Setup of job 7604:
Design CONV, start of the top module:
module  CONV(
	input				clk,
	input				rst_n,
	input 				mode,
	input       		in_valid,
	output reg			out_valid,
	output 		[13:0] 	AWADDR,
	output		 [7:0] 	AWLEN,
	output 				AWVALID,
	input 				AWREADY,
	output reg  [31:0]	WDATA,
	output 				WVALID,
	input 				WREADY,
	output 		[13:0] 	ARADDR,
	output 		 [7:0] 	ARLEN,
	output 				ARVALID,
	input 				ARREADY,
	input		[31:0] 	RDATA,
	input 				RVALID,
	output reg			RREADY
);
localparam WEIGHT1 	= 20'hABC2E;
localparam WEIGHT2 	= 20'hB52E2;
localparam WEIGHT3 	= 20'hAF5C4;
localparam WEIGHT4 	= 20'hE5518;
localparam WEIGHT5 	= 20'h71650;
localparam WEIGHT6 	= 20'hA938B;
localparam WEIGHT7 	= 20'h5251F;
localparam WEIGHT8 	= 20'h7DFC0;
localparam WEIGHT9 	= 20'hEB885;
localparam BIAS 	= 16'h1310;
localparam IDLE 	= 4'd0;
localparam CONV_K1 	= 4'd1;
localparam CONV_K2 	= 4'd2;
localparam CONV_K3 	= 4'd3;
localparam CONV_K4 	= 4'd4;
localparam CONV_K5 	= 4'd5;
  ...
For scale: roughly 2900 cells after synthesis, about 160 flip-flops, roughly 120 I/O pins, ~24000 um^2 of cells after synthesis.
export LEC_CHECK = 0
export ABC_AREA = 0
export CAP_MARGIN = 0
export CORE_MARGIN = 2
export CORE_UTILIZATION = 72
export CTS_CLUSTER_DIAMETER = 372
export CTS_CLUSTER_SIZE = 95
export SETUP_SLACK_MARGIN = -0.51
export SLEW_MARGIN = 20
create_clock -name core_clock -period 5.17 [get_ports {clk}]
run.sh (not shown) runs the stock make flow with config.mk's settings and CLKGATE_MAP_FILE=.
Job 7604: aborted in 5_1_grt (tool error)
[inputs] job 1624 vs job 7604
Settings: ABC_AREA no longer set, was 0; CTS_CLUSTER_SIZE no longer set, was 95; CAP_MARGIN now 20, was 0; SETUP_SLACK_MARGIN no longer set, was -0.51; CTS_CLUSTER_DIAMETER no longer set, was 372; CORE_UTILIZATION now 57, was 72; the clock period (ns, I/O delays scaled along) now 7.02, was 5.17.
### Flow results
- | job 1624 | all stages done | FAIL | negative setup slack |
- Area of the core region: job 1624 > job 7604
- Taking job 7604 as the reference, in job 1624 synthesis area per yosys closely matched the old numbers; number of cell rows higher; routability congestion estimate down about 8%.
- Average footprint of a synthesized cell came out exactly the same in job 1624 and job 7604.
- Diff job 1624..job 7604 | area after synthesis | unchanged
- Height of the chip (job 7604 / job 1624): 0.892
- | number of placed instances, taps included | job 1624 vs job 7604 | 46 higher |
diff inputs: job 1624 => job 5972
Settings: CORE_UTILIZATION changed from 57 to 40; MAX_ROUTING_LAYER newly set to met4; the clock period (ns, I/O delays scaled along) changed from 7.02 to 4.31.
[summary]
[flow] job 5972 | stages: complete | final checks: fail | reason: negative setup slack. Changes observed in job 5972 relative to job 1624: minimum clock period after layout went up. Between job 1624 and job 5972, the flow reports total length of routed met2 wires increasing by more than 10%. In job 5972 the last weighted congestion value of the routability-driven placer turned out 2.5% lower than in job 1624. Final area in job 5972 is 5.6% above job 1624. Per the comparison of job 5972 with job 1624, total of clock buffers placed in the layout rose 3, setup slack of the most critical reg-to-reg path fell 2.72 ns, layout overhead on the synthesized area rose 6.8 points, number of well taps rose 243.
For job 3223, these inputs were changed with respect to job 5972:
Settings: TNS_END_PERCENT newly set to 60; CELL_PAD_IN_SITES_DETAIL_PLACEMENT newly set to 2; CORE_UTILIZATION changed from 40 to 71; CELL_PAD_IN_SITES_GLOBAL_PLACEMENT newly set to 1; HOLD_SLACK_MARGIN newly set to 0.25; CTS_CLUSTER_SIZE newly set to 98; SLEW_MARGIN changed from 20 to 25.
--- outcome ---
- No final results exist for job 3223, since it was stopped by error GPL-0301 during 3_1_place_gp_skip_io.
- From job 5972 to job 3223, mux cell area share after synthesis did not move at all.
- On synthesized chip area reported by yosys, job 3223 tracks job 5972 almost exactly.
- From job 3223 to job 5972, number of distinct library cells after synthesis did not move at all.
- Job 5972 -> job 3223: synthesized area delta 0, exact match
- The run showing the smaller chip width is job 3223.
- For y dimension of the die, dividing the value from job 3223 by the value from job 5972 gives 0.75.
- The die area of job 3223 falls short of that of job 5972 by 43%.


The RTL this note starts from:
==> flow/design.v <==
module  CONV(
	input				clk,
	input				rst_n,
	input 				mode,
	input       		in_valid,
	output reg			out_valid,
	output 		[13:0] 	AWADDR,
	output		 [7:0] 	AWLEN,
	output 				AWVALID,
	input 				AWREADY,
	output reg  [31:0]	WDATA,
	output 				WVALID,
	input 				WREADY,
	output 		[13:0] 	ARADDR,
	output 		 [7:0] 	ARLEN,
	output 				ARVALID,
	input 				ARREADY,
	input		[31:0] 	RDATA,
	input 				RVALID,
	output reg			RREADY
);
localparam WEIGHT1 	= 20'hABC2E;
localparam WEIGHT2 	= 20'hB52E2;
localparam WEIGHT3 	= 20'hAF5C4;
localparam WEIGHT4 	= 20'hE5518;
localparam WEIGHT5 	= 20'h71650;
localparam WEIGHT6 	= 20'hA938B;
localparam WEIGHT7 	= 20'h5251F;
localparam WEIGHT8 	= 20'h7DFC0;
localparam WEIGHT9 	= 20'hEB885;
localparam BIAS 	= 16'h1310;
localparam IDLE 	= 4'd0;
localparam CONV_K1 	= 4'd1;
localparam CONV_K2 	= 4'd2;
localparam CONV_K3 	= 4'd3;
localparam CONV_K4 	= 4'd4;
localparam CONV_K5 	= 4'd5;
localparam CONV_K6 	= 4'd6;
localparam CONV_K7 	= 4'd7;
localparam CONV_K8 	= 4'd8;
localparam CONV_K9 	= 4'd9;
localparam RELU 	= 4'd10;
localparam MUL 		= 4'd11;
localparam READ 	= 4'd12;
localparam WRITE_L0 = 4'd13;
localparam POOL 	= 4'd14;
localparam WRITE_L1 = 4'd15;
reg  		 [3:0] 	state_r, state_w, state_tmp;
reg  		 [5:0]	cnt_x, cnt_y;
reg					mode_;
wire 			 	is_up, is_down, is_left, is_right;
wire 				skip_mul;
wire 		[11:0] 	P1, P2, P3, P4, P5, P6, P7, P8, P9;
wire 		[15:0]  data_in;
wire 		[19:0] 	weight;
reg  signed	[35:0] 	product;
reg 				mul_fin;
reg  signed [36:0]	conv_result;
wire 		[31:0]	relu_result;
reg 		[31:0] 	max_pool_result;
wire 				update_mp_result;
assign is_up 	= (cnt_y == 6'd0  || (cnt_y == 6'd1  && mode_));
assign is_down 	= (cnt_y == 6'd63 || (cnt_y == 6'd62 && mode_));
assign is_left 	= (cnt_x == 6'd0  || (cnt_x == 6'd1  && mode_));
assign is_right = (cnt_x == 6'd63 || (cnt_x == 6'd62 && mode_));
assign skip_mul   = (state_tmp == CONV_K1 && (is_up || is_left)) 	||
					(state_tmp == CONV_K2 && (is_up))				||
					(state_tmp == CONV_K3 && (is_up || is_right)) 	||
					(state_tmp == CONV_K4 && (is_left))				||
					(state_tmp == CONV_K6 && (is_right)) 			||
					(state_tmp == CONV_K7 && (is_down || is_left)) 	||
					(state_tmp == CONV_K8 && (is_down)) 			||
					(state_tmp == CONV_K9 && (is_down || is_right));
assign P1 = (mode_ == 1'b0) ? {cnt_y, cnt_x} - 7'd65 : {cnt_y, cnt_x} - 8'd130;
assign P2 = (mode_ == 1'b0) ? {cnt_y, cnt_x} - 7'd64 : {cnt_y, cnt_x} - 8'd128;
assign P3 = (mode_ == 1'b0) ? {cnt_y, cnt_x} - 6'd63 : {cnt_y, cnt_x} - 7'd126;
assign P4 = (mode_ == 1'b0) ? {cnt_y, cnt_x} - 1'd1  : {cnt_y, cnt_x} - 2'd2  ;
assign P5 = (mode_ == 1'b0) ? {cnt_y, cnt_x}		 : {cnt_y, cnt_x}         ;
assign P6 = (mode_ == 1'b0) ? {cnt_y, cnt_x} + 1'd1	 : {cnt_y, cnt_x} + 2'd2  ;
assign P7 = (mode_ == 1'b0) ? {cnt_y, cnt_x} + 6'd63 : {cnt_y, cnt_x} + 7'd126;
assign P8 = (mode_ == 1'b0) ? {cnt_y, cnt_x} + 7'd64 : {cnt_y, cnt_x} + 8'd128;
assign P9 = (mode_ == 1'b0) ? {cnt_y, cnt_x} + 7'd65 : {cnt_y, cnt_x} + 8'd130;
assign data_in = RDATA[31:16];
assign weight = (state_tmp == CONV_K1) ? WEIGHT1 :
				(state_tmp == CONV_K2) ? WEIGHT2 :
				(state_tmp == CONV_K3) ? WEIGHT3 :
				(state_tmp == CONV_K4) ? WEIGHT4 :
				(state_tmp == CONV_K5) ? WEIGHT5 :
				(state_tmp == CONV_K6) ? WEIGHT6 :
				(state_tmp == CONV_K7) ? WEIGHT7 :
				(state_tmp == CONV_K8) ? WEIGHT8 :
				(state_tmp == CONV_K9) ? WEIGHT9 : 20'd0;
assign ARADDR = (state_tmp == CONV_K1) ? P1 :
				(state_tmp == CONV_K2) ? P2 :
				(state_tmp == CONV_K3) ? P3 :
				(state_tmp == CONV_K4) ? P4 :
				(state_tmp == CONV_K5) ? P5 :
				(state_tmp == CONV_K6) ? P6 :
				(state_tmp == CONV_K7) ? P7 :
				(state_tmp == CONV_K8) ? P8 :
				(state_tmp == CONV_K9) ? P9 : 14'd0;
assign ARLEN = 8'd0;
assign ARVALID = (state_r == READ) && (~skip_mul) && (state_tmp != RELU);
assign AWADDR = (state_r == POOL) ? {4'b1000, cnt_y[5:1], cnt_x[5:1]} : {1'b1, cnt_y, cnt_x};
assign AWLEN = 8'd0;
assign AWVALID = (state_r == RELU || state_r == POOL);
assign WVALID = (state_r == WRITE_L0 || state_r == WRITE_L1);
assign relu_result = (conv_result[36]) ? 32'd0 : conv_result[31:0];
assign update_mp_result = ((WDATA > max_pool_result) && WVALID);
always @(*) begin
	case(state_r)
		IDLE: 		state_w = (in_valid) ? READ : IDLE;
		READ: 		state_w = (ARREADY && ~skip_mul) ? state_tmp : READ;
		CONV_K1: 	state_w = (skip_mul) ? READ : ((RVALID) ? MUL : CONV_K1); 
		CONV_K2: 	state_w = (skip_mul) ? READ : ((RVALID) ? MUL : CONV_K2);
		CONV_K3: 	state_w = (skip_mul) ? READ : ((RVALID) ? MUL : CONV_K3);
		CONV_K4: 	state_w = (skip_mul) ? READ : ((RVALID) ? MUL : CONV_K4);
		CONV_K5: 	state_w = (skip_mul) ? READ : ((RVALID) ? MUL : CONV_K5);
		CONV_K6: 	state_w = (skip_mul) ? READ : ((RVALID) ? MUL : CONV_K6);
		CONV_K7: 	state_w = (skip_mul) ? READ : ((RVALID) ? MUL : CONV_K7);
		CONV_K8: 	state_w = (skip_mul) ? READ : ((RVALID) ? MUL : CONV_K8);
		CONV_K9: 	state_w = (skip_mul) ? RELU : ((RVALID) ? MUL : CONV_K9);
		MUL: 		state_w = (state_tmp == CONV_K9) ? RELU : READ;
		RELU: 		state_w = (AWREADY) ? WRITE_L0 : RELU;
		WRITE_L0: 	state_w = (WREADY) ? ((cnt_x[0] && cnt_y[0]) ? POOL : READ) : WRITE_L0;
		POOL: 		state_w = (AWREADY) ? WRITE_L1 : POOL;
		WRITE_L1: 	state_w = (WREADY) ? ((cnt_x[5:1] == 5'd31 && cnt_y[5:1] == 5'd31) ? IDLE : READ) : WRITE_L1;
	endcase
end
always @(posedge clk or negedge rst_n) begin
	if (!rst_n)	state_r <= IDLE;
	else 		state_r <= state_w;
end
always @(posedge clk or negedge rst_n) begin
	if (!rst_n)								state_tmp <= CONV_K1;
	else if (state_r == RELU)				state_tmp <= CONV_K1;
	else if (state_r == MUL) 				state_tmp <= state_tmp + 4'd1;
	else if (state_r == READ && skip_mul) 	state_tmp <= state_tmp + 4'd1;
end
always @(posedge clk or negedge rst_n) begin
	if (!rst_n)	begin
		cnt_x <= 6'd0;
		cnt_y <= 6'd0;
	end
	else if (state_r == WRITE_L0 && WREADY) begin
		cnt_x <= {cnt_x[5:1], cnt_x[0] + 1'd1};
		cnt_y <= (cnt_x[0]) ? {cnt_y[5:1], cnt_y[0] + 1'd1} : cnt_y;
	end
	else if (state_r == WRITE_L1 && WREADY) begin
		cnt_x <= {cnt_x[5:1] + 5'd1, cnt_x[0]};
		cnt_y <= (cnt_x[5:1] == 5'd31) ? {cnt_y[5:1] + 1'd1, cnt_y[0]} : cnt_y;
	end
end
always @(posedge clk or negedge rst_n) begin
	if (!rst_n)			RREADY <= 1'b0;
	else if (ARVALID)	RREADY <= 1'b1;
	else if (RVALID) 	RREADY <= 1'b0;
end
always @(posedge clk or negedge rst_n) begin
	if (!rst_n)					product <= 36'd0;
	else if (state_w == MUL)	product <= $signed(data_in) * $signed(weight);
end
always @(posedge clk or negedge rst_n) begin
	if (!rst_n)					mul_fin <= 1'b0;
	else if (state_w == MUL) 	mul_fin <= 1'b1;
	else 						mul_fin <= 1'b0;
end
always @(posedge clk or negedge rst_n) begin
	if (!rst_n)					conv_result <= BIAS;
	else if (WVALID && WREADY) 	conv_result <= BIAS;
	else if (mul_fin) 			conv_result <= conv_result + product;
end
always @(posedge clk or negedge rst_n) begin
	if (!rst_n)								max_pool_result <= 32'd0;
	else if (state_r == WRITE_L1 && WREADY) max_pool_result <= 32'd0;
	else if (update_mp_result) 				max_pool_result <= WDATA;
end
always @(posedge clk or negedge rst_n) begin
	if (!rst_n)						WDATA <= 32'd0;
	else if (state_w == WRITE_L0)	WDATA <= relu_result;
	else if (state_w == WRITE_L1)	WDATA <= max_pool_result;
	else 							WDATA <= WDATA;
end
always @(posedge clk or negedge rst_n) begin
	if (!rst_n)							out_valid <= 1'b0;
	else if (WREADY && state_w == IDLE) out_valid <= 1'b1;
	else 								out_valid <= 1'b0;
end
always @(posedge clk or negedge rst_n) begin
	if (!rst_n)			mode_ <= 1'b0;
	else if (in_valid) 	mode_ <= mode;
	else 				mode_ <= mode_;
end
endmodule
==> flow/config.mk <==
export PLATFORM = sky130hd
export DESIGN_NAME = CONV
export DESIGN_NICKNAME = CONV
export VERILOG_FILES = /design/flow/design.v
export SDC_FILE = /design/flow/constraint.sdc
export NUM_CORES = 4
export LEC_CHECK = 0
export ABC_AREA = 1
export CAP_MARGIN = 20
export CELL_PAD_IN_SITES_DETAIL_PLACEMENT = 0
export CORE_MARGIN = 2
export CORE_UTILIZATION = 22
export CTS_CLUSTER_DIAMETER = 355
export CTS_CLUSTER_SIZE = 99
export GPL_ROUTABILITY_DRIVEN = 1
export PLACE_DENSITY_LB_ADDON = 0.3
export SLEW_MARGIN = 20
export TNS_END_PERCENT = 15
==> flow/constraint.sdc <==
create_clock -name core_clock -period 12.4 [get_ports {clk}]
set_input_delay 2.4800 -clock core_clock [delete_from_list [all_inputs] [get_ports {clk}]]
set_output_delay 2.4800 -clock core_clock [all_outputs]
set_load 0.01 [all_outputs]
The first run produced a clean layout.
Rerun with:
ABC_AREA = 0   (was 1)
CORE_UTILIZATION = 72   (was 22)
CTS_CLUSTER_DIAMETER = 88   (was 355)
CTS_CLUSTER_SIZE = 49   (was 99)
PLACE_DENSITY_LB_ADDON = 0.27   (was 0.3)
TNS_END_PERCENT = 80   (was 15)
After rerunning: Design area falls by a little under a tenth; global-route usage rises by 25 points; routed wire length falls by about a fifth; worst hold slack gets worse by 0.0047 ns; register-to-register slack gets better by 0.16 ns; synthesized cell count falls by about a fifth; die size falls by well over a third.
Rerun with:
ABC_AREA = 1   (was 0)
CORE_UTILIZATION = 28   (was 72)
CTS_CLUSTER_DIAMETER = 355   (was 88)
CTS_CLUSTER_SIZE = 99   (was 49)
PLACE_DENSITY = 0.87   (was not set)
PLACE_DENSITY_LB_ADDON = not set   (was 0.27)
TNS_END_PERCENT = 15   (was 80)
=> First-iteration DRC count grows by about 19%. Register-to-register slack got worse by 0.65 ns.
Rerun with:
CORE_UTILIZATION = 40   (was 28)
PLACE_DENSITY = not set   (was 0.87)
PLACE_DENSITY_LB_ADDON = 0.3   (was not set)
Result:
- die area shrinks by a quarter to a third
- wire length falls by a few percent
- non-clock buffer count grows by 9
- utilization increases by 13 points
- first-iteration DRC count fell by a quarter to a third
- sequential share of layout area rose by 0.22 points
- setup slack gains 0.36 ns
- final cell count decreases by a little under a tenth
Rerun with:
ABC_AREA = 0   (was 1)
CAP_MARGIN = 0   (was 20)
CELL_PAD_IN_SITES_DETAIL_PLACEMENT = 2   (was 0)
CORE_UTILIZATION = 26   (was 40)
CTS_CLUSTER_DIAMETER = 99   (was 355)
CTS_CLUSTER_SIZE = not set   (was 99)
MIN_ROUTING_LAYER = met2   (was not set)
PLACE_DENSITY_LB_ADDON = 0.27   (was 0.3)
SETUP_SLACK_MARGIN = 0.73   (was not set)
TNS_END_PERCENT = not set   (was 15)
- setup slack gets worse by 0.95 ns
- synthesized area shrinks by 2.6%
- via count rises by 29%
- sequential share of layout area barely changes
- sequential cell count stays the same
Rerun with:
CAP_MARGIN = 20   (was 0)
CELL_PAD_IN_SITES_DETAIL_PLACEMENT = 0   (was 2)
CORE_UTILIZATION = 72   (was 26)
CTS_CLUSTER_DIAMETER = 88   (was 99)
CTS_CLUSTER_SIZE = 49   (was not set)
HOLD_SLACK_MARGIN = -0.08   (was not set)
MIN_ROUTING_LAYER = not set   (was met2)
SETUP_SLACK_MARGIN = -0.86   (was 0.73)
TNS_END_PERCENT = 80   (was not set)
Outcome:
- The new run completed with no timing, DRC or antenna violations
- wire length goes down by a quarter to a third
- global-route usage increases by 11 points
- clock skew hardly moves
- via count is lower by a quarter to a third
- cell count shrinks by about a fifth
